## JAM
module JAM (
input CLK,
input RST,
output reg [2:0] W,
output reg [2:0] J,
input [6:0] Cost,
output reg [3:0] MatchCount,
output reg [9:0] MinCost,
output reg Valid );
==> flow/config.mk <==
export PLATFORM = sky130hd
export DESIGN_NAME = JAM
export DESIGN_NICKNAME = JAM
export VERILOG_FILES = /design/flow/design.v
export SDC_FILE = /design/flow/constraint.sdc
export NUM_CORES = 4
export LEC_CHECK = 0
export ABC_AREA = 0
export CAP_MARGIN = 20
export CELL_PAD_IN_SITES_DETAIL_PLACEMENT = 2
export CORE_ASPECT_RATIO = 0.81
export CORE_MARGIN = 9
export CORE_UTILIZATION = 17
export CTS_CLUSTER_DIAMETER = 95
export PLACE_DENSITY_LB_ADDON = 0.25
export SETUP_SLACK_MARGIN = 0.32
export SLEW_MARGIN = 5
export TNS_END_PERCENT = 80
==> flow/constraint.sdc <==
create_clock -name core_clock -period 12.4 [get_ports {CLK}]
set_input_delay 2.4800 -clock core_clock [delete_from_list [all_inputs] [get_ports {CLK}]]
set_output_delay 2.4800 -clock core_clock [all_outputs]
set_load 0.01 [all_outputs]
run.sh (not shown) runs the stock make flow with config.mk's settings and CLKGATE_MAP_FILE=.
The first run reached the layout checks and failed them: setup timing.
Change:
ABC_AREA = not set   (was 0)
CELL_PAD_IN_SITES_DETAIL_PLACEMENT = not set   (was 2)
CORE_ASPECT_RATIO = not set   (was 0.81)
CORE_MARGIN = 2   (was 9)
CORE_UTILIZATION = 63   (was 17)
CTS_CLUSTER_DIAMETER = not set   (was 95)
PLACE_DENSITY_LB_ADDON = not set   (was 0.25)
SETUP_SLACK_MARGIN = not set   (was 0.32)
SLEW_MARGIN = 20   (was 5)
TNS_END_PERCENT = not set   (was 80)
clock period = 15.0 ns   (was 12.4 ns; I/O delays follow)
Result: This time the run passed the timing, design-rule and antenna checks. Setup slack improves by 1.4 ns. Area after synthesis is unchanged. Wire length falls by 29%. Clock power went down by 8.9%. Cell area went down by 23%. Utilization goes up by 47 points. Sequential share of layout area is higher by 4.3 points. Maximum frequency decreases by 8.2%. Combinational power went down by 23%.
Change:
CORE_UTILIZATION = 70   (was 63)
clock period = 6.24 ns   (was 15.0 ns; I/O delays follow)
Result: The new run died in clock tree synthesis on DPL-0038; synthesized area does not change; synthesized cell count does not change; die size falls by about 10%.
Change:
CORE_UTILIZATION = 40   (was 70)
clock period = 16.0 ns   (was 6.24 ns; I/O delays follow)
What happened:
- The new run completed without violations
- synthesized area stays the same
- die area grows by 72%
- synthesized cell count is unchanged

========
Setup of v43:
The RTL this note starts from:
==> flow/design.v <==
module JAM (
input CLK,
input RST,
output reg [2:0] W,
output reg [2:0] J,
input [6:0] Cost,
output reg [3:0] MatchCount,
output reg [9:0] MinCost,
output reg Valid );
reg [2:0] n_state;
reg [2:0] c_state;
reg [2:0] max_index;
reg [2:0] max;
reg [2:0] sortlist [0:7];
reg directions [0:7];
reg sortable;
reg [2:0] list_index;
reg [9:0] cost_sum;
reg [9:0] cost_min;
parameter IDLE          = 3'd0,
          CAL_COST      = 3'd1,
          MIN_CONFIRM   = 3'd2,
          MOVE          = 3'd3,
          FIN           = 3'd4
;
always@(posedge CLK or posedge RST) begin
    if (RST) c_state <= IDLE;
    else c_state <= n_state;
end
always@(*) begin
    case(c_state)
        IDLE : n_state = CAL_COST;
        CAL_COST : n_state = (W == 3'd7) ? MIN_CONFIRM : c_state;
        MIN_CONFIRM : n_state = MOVE;
        MOVE : n_state = (sortable == 1'b0) ? FIN : CAL_COST;
        default : n_state = c_state;
    endcase
end
always @(posedge CLK or posedge RST) begin
    if(RST) list_index <= 3'd0;
    else if(n_state == CAL_COST) list_index <= list_index + 3'd1;
    else list_index <= 3'd0;
end
always @(posedge CLK or posedge RST) begin
    if(RST)begin
        sortlist[0] <= 3'd0;
        sortlist[1] <= 3'd1;
        sortlist[2] <= 3'd2;
        sortlist[3] <= 3'd3;
        sortlist[4] <= 3'd4;
        sortlist[5] <= 3'd5;
        sortlist[6] <= 3'd6;
        sortlist[7] <= 3'd7;
    end
    else if(c_state == MOVE && sortable == 1'b1)begin
        if(directions[sortlist[max_index]] == 1'b0)begin
            sortlist[max_index] <= sortlist[max_index-1];
            sortlist[max_index-1] <= sortlist[max_index];
        end
        else if(directions[sortlist[max_index]] == 1'b1)begin
            sortlist[max_index] <= sortlist[max_index+1];
            sortlist[max_index+1] <= sortlist[max_index];
        end
    end
end
always @(posedge CLK or posedge RST) begin
    if(RST)begin
        directions[0] <= 1'b0;
        directions[1] <= 1'b0;
        directions[2] <= 1'b0;
        directions[3] <= 1'b0;
        directions[4] <= 1'b0;
        directions[5] <= 1'b0;
        directions[6] <= 1'b0;
        directions[7] <= 1'b0;
    end
    else if(c_state == MOVE && sortable == 1'b1)begin
        directions[sortlist[0]] <= (sortlist[max_index] < sortlist[0]) ? ~directions[sortlist[0]] : directions[sortlist[0]];
        directions[sortlist[1]] <= (sortlist[max_index] < sortlist[1]) ? ~directions[sortlist[1]] : directions[sortlist[1]];
        directions[sortlist[2]] <= (sortlist[max_index] < sortlist[2]) ? ~directions[sortlist[2]] : directions[sortlist[2]];
        directions[sortlist[3]] <= (sortlist[max_index] < sortlist[3]) ? ~directions[sortlist[3]] : directions[sortlist[3]];
        directions[sortlist[4]] <= (sortlist[max_index] < sortlist[4]) ? ~directions[sortlist[4]] : directions[sortlist[4]];
        directions[sortlist[5]] <= (sortlist[max_index] < sortlist[5]) ? ~directions[sortlist[5]] : directions[sortlist[5]];
        directions[sortlist[6]] <= (sortlist[max_index] < sortlist[6]) ? ~directions[sortlist[6]] : directions[sortlist[6]];
        directions[sortlist[7]] <= (sortlist[max_index] < sortlist[7]) ? ~directions[sortlist[7]] : directions[sortlist[7]];
    end
end
always @(*) begin
    begin
        max_index = 3'd0;
        max = 3'd0;
        if(max < sortlist[0] && (directions[sortlist[0]] == 1'b1 && sortlist[0] > sortlist[1]))begin
            max = sortlist[0];
            max_index = 3'd0;
        end
        if(max < sortlist[1] &&((directions[sortlist[1]] == 1'b0 && sortlist[1] > sortlist[0])||(directions[sortlist[1]] == 1'b1 && sortlist[1] > sortlist[2])))begin
            max = sortlist[1];
            max_index = 3'd1;
        end
        if(max < sortlist[2] &&((directions[sortlist[2]] == 1'b0 && sortlist[2] > sortlist[1])||(directions[sortlist[2]] == 1'b1 && sortlist[2] > sortlist[3])))begin
            max = sortlist[2];
            max_index = 3'd2;
        end
        if(max < sortlist[3] &&((directions[sortlist[3]] == 1'b0 && sortlist[3] > sortlist[2])||(directions[sortlist[3]] == 1'b1 && sortlist[3] > sortlist[4])))begin
            max = sortlist[3];
            max_index = 3'd3;
        end
        if(max < sortlist[4] &&((directions[sortlist[4]] == 1'b0 && sortlist[4] > sortlist[3])||(directions[sortlist[4]] == 1'b1 && sortlist[4] > sortlist[5])))begin
            max = sortlist[4];
            max_index = 3'd4;
        end
        if(max < sortlist[5] &&((directions[sortlist[5]] == 1'b0 && sortlist[5] > sortlist[4])||(directions[sortlist[5]] == 1'b1 && sortlist[5] > sortlist[6])))begin
            max = sortlist[5];
            max_index = 3'd5;
        end
        if(max < sortlist[6] &&((directions[sortlist[6]] == 1'b0 && sortlist[6] > sortlist[5])||(directions[sortlist[6]] == 1'b1 && sortlist[6] > sortlist[7])))begin
            max = sortlist[6];
            max_index = 3'd6;
        end
        if(max < sortlist[7] &&((directions[sortlist[7]] == 1'b0 && sortlist[7] > sortlist[6])))begin
            max = sortlist[7];
            max_index = 3'd7;
        end
    end
end
always @(*) begin
    sortable = 1'b0;
    sortable = ( directions[sortlist[0]] == 1'b1 && sortlist[0] > sortlist[1]) ? 1'b1 : sortable;
    sortable = ((directions[sortlist[1]] == 1'b0 && sortlist[1] > sortlist[0])||(directions[sortlist[1]] == 1'b1 && sortlist[1] > sortlist[2])) ? 1'b1 : sortable;
    sortable = ((directions[sortlist[2]] == 1'b0 && sortlist[2] > sortlist[1])||(directions[sortlist[2]] == 1'b1 && sortlist[2] > sortlist[3])) ? 1'b1 : sortable;
    sortable = ((directions[sortlist[3]] == 1'b0 && sortlist[3] > sortlist[2])||(directions[sortlist[3]] == 1'b1 && sortlist[3] > sortlist[4])) ? 1'b1 : sortable;
    sortable = ((directions[sortlist[4]] == 1'b0 && sortlist[4] > sortlist[3])||(directions[sortlist[4]] == 1'b1 && sortlist[4] > sortlist[5])) ? 1'b1 : sortable;
    sortable = ((directions[sortlist[5]] == 1'b0 && sortlist[5] > sortlist[4])||(directions[sortlist[5]] == 1'b1 && sortlist[5] > sortlist[6])) ? 1'b1 : sortable;
    sortable = ((directions[sortlist[6]] == 1'b0 && sortlist[6] > sortlist[5])||(directions[sortlist[6]] == 1'b1 && sortlist[6] > sortlist[7])) ? 1'b1 : sortable;
    sortable = ( directions[sortlist[7]] == 1'b0 && sortlist[7] > sortlist[6]) ? 1'b1 : sortable;
end
always @(posedge CLK or posedge RST) begin
    if(RST) W <= 3'd0;
    else if(c_state == CAL_COST) W <= list_index;
end
always @(*) begin
    J = sortlist[W];
end
always @(posedge CLK or posedge RST) begin
    if(RST) cost_sum <= 10'd0;
    else if(c_state == CAL_COST) cost_sum <= cost_sum + Cost;
    else cost_sum <= 10'd0;
end
always @(posedge CLK or posedge RST) begin
    if(RST) cost_min <= 10'd1023;
    else if(c_state == MIN_CONFIRM) cost_min <= (cost_min > cost_sum) ? cost_sum : cost_min;
end
always @(posedge CLK or posedge RST) begin
    if(RST) MinCost <= 10'd0;
    else if(c_state == FIN) MinCost <= cost_min;
end
always @(posedge CLK or posedge RST) begin
    if(RST) MatchCount <= 4'd0;
    else if(c_state == MIN_CONFIRM)begin
        if(cost_min > cost_sum) MatchCount <= 4'd1;
        else if(cost_min == cost_sum) MatchCount <= MatchCount + 4'd1;
    end
end
always @(posedge CLK or posedge RST) begin
    if(RST) Valid <= 1'b0;
    else if(c_state == FIN) Valid <= 1'b1;
end
endmodule
Settings: LEC_CHECK=0, CAP_MARGIN=20, CORE_MARGIN=2, CORE_UTILIZATION=72, CTS_CLUSTER_SIZE=20, GPL_ROUTABILITY_DRIVEN=0, PLACE_DENSITY_LB_ADDON=0.0, SETUP_SLACK_MARGIN=1.82, SLEW_MARGIN=20; clock period 6.24 ns.
As the logs show, v43 stopped at clock tree synthesis (4_1_cts) after a tool error, so it never reached the end of the flow.
Relative to v43, the following input files were edited for v9:
# v43
export LEC_CHECK = 0
export CAP_MARGIN = 20
export CORE_MARGIN = 2
export CORE_UTILIZATION = 72
export CTS_CLUSTER_SIZE = 20
export GPL_ROUTABILITY_DRIVEN = 0
export PLACE_DENSITY_LB_ADDON = 0.0
export SETUP_SLACK_MARGIN = 1.82
export SLEW_MARGIN = 20
create_clock -name core_clock -period 6.24 [get_ports {CLK}]
# v9
export LEC_CHECK = 0
export CAP_MARGIN = 20
export CORE_MARGIN = 2
export CORE_UTILIZATION = 66
export SLEW_MARGIN = 20
create_clock -name core_clock -period 12.8 [get_ports {CLK}]
==> comparison <==
- Note that the half-perimeter wire length of the detailed placement result recorded for v43 amounts to 1.3 times the value seen in v9.
- Between v9 and v43, the proportion of synthesized chip area in sequential cells does not differ in any meaningful way.
- v9 failed in global routing (5_1_grt) with GRT-0232.
- v9 vs. v43: post-synth net total now sits at about the same level, total number of placement rows shows an increase of 2, total placed instance area dropped 8.6%, die extent in x increased about 4.3%.
- v9 vs v43: die area up by a little under 10%
- Relative to v43, overall die height increased by about 4.3% in v9.
- Across both runs, cell count after placement was lower for v9 than for v43.
- Compared v43 against v9; synthesized cell count within noise.
> inputs changed (v9 -> v29)
# v9
export LEC_CHECK = 0
export CAP_MARGIN = 20
export CORE_MARGIN = 2
export CORE_UTILIZATION = 66
export SLEW_MARGIN = 20
create_clock -name core_clock -period 12.8 [get_ports {CLK}]
# v29
export LEC_CHECK = 0
export CAP_MARGIN = 20
export CORE_MARGIN = 2
export CORE_UTILIZATION = 61
export SLEW_MARGIN = 20
create_clock -name core_clock -period 15.5 [get_ports {CLK}]
Findings:
- v29 ended with every stage complete and zero timing, DRC or antenna violations.
- In terms of xor and xnor area share after synthesis, v9 and v29 differ only marginally.
- Relative to v9, number of gates resized after CTS has decreased by 128 in v29.
- Compared with v9, v29 shows horizontal extent of the die higher by 4.7 microns.
- Core area: v29 worse than v9
- As far as number of clock buffers inserted by TritonCTS goes, v29 and v9 are indistinguishable; the numbers are identical.
- Between v29 and v9, the count of library flops with an enable pin figures differ only marginally.
- v29 against v9: number of distinct library cells after synthesis held steady; final HPWL from detailed placement saw a decrease; area of the die +about 8%.
- Cell count after placement of v29 falls short of that of v9 by a little under 10%.
[inputs] v5 vs v29
# v29
export LEC_CHECK = 0
export CAP_MARGIN = 20
export CORE_MARGIN = 2
export CORE_UTILIZATION = 61
export SLEW_MARGIN = 20
create_clock -name core_clock -period 15.5 [get_ports {CLK}]
# v5
export LEC_CHECK = 0
export CAP_MARGIN = 20
export CORE_MARGIN = 2
export CORE_UTILIZATION = 67
export SLEW_MARGIN = 20
create_clock -name core_clock -period 12.8 [get_ports {CLK}]
Final weighted congestion in routability-driven placement of v5 falls short of that of v29 by a few percent. Against v29, placed standard-cell area in v5 rose by more than 10%. Diff v5..v29 | number of buffers on the longest clock path | unchanged. Of v29 and v5, the run reporting the lower floorplan core area was v5. v5: it failed with a tool error in global routing (5_1_grt), so there are no final results. v29: no failed stages, no open violations at the end. Against v29, cell count after placement in v5 rose by a little under 10%. Comparing v29 and v5, the higher starting density of the core is on v5.
Power figures rest on the tool's default switching activity, not on a simulated workload.
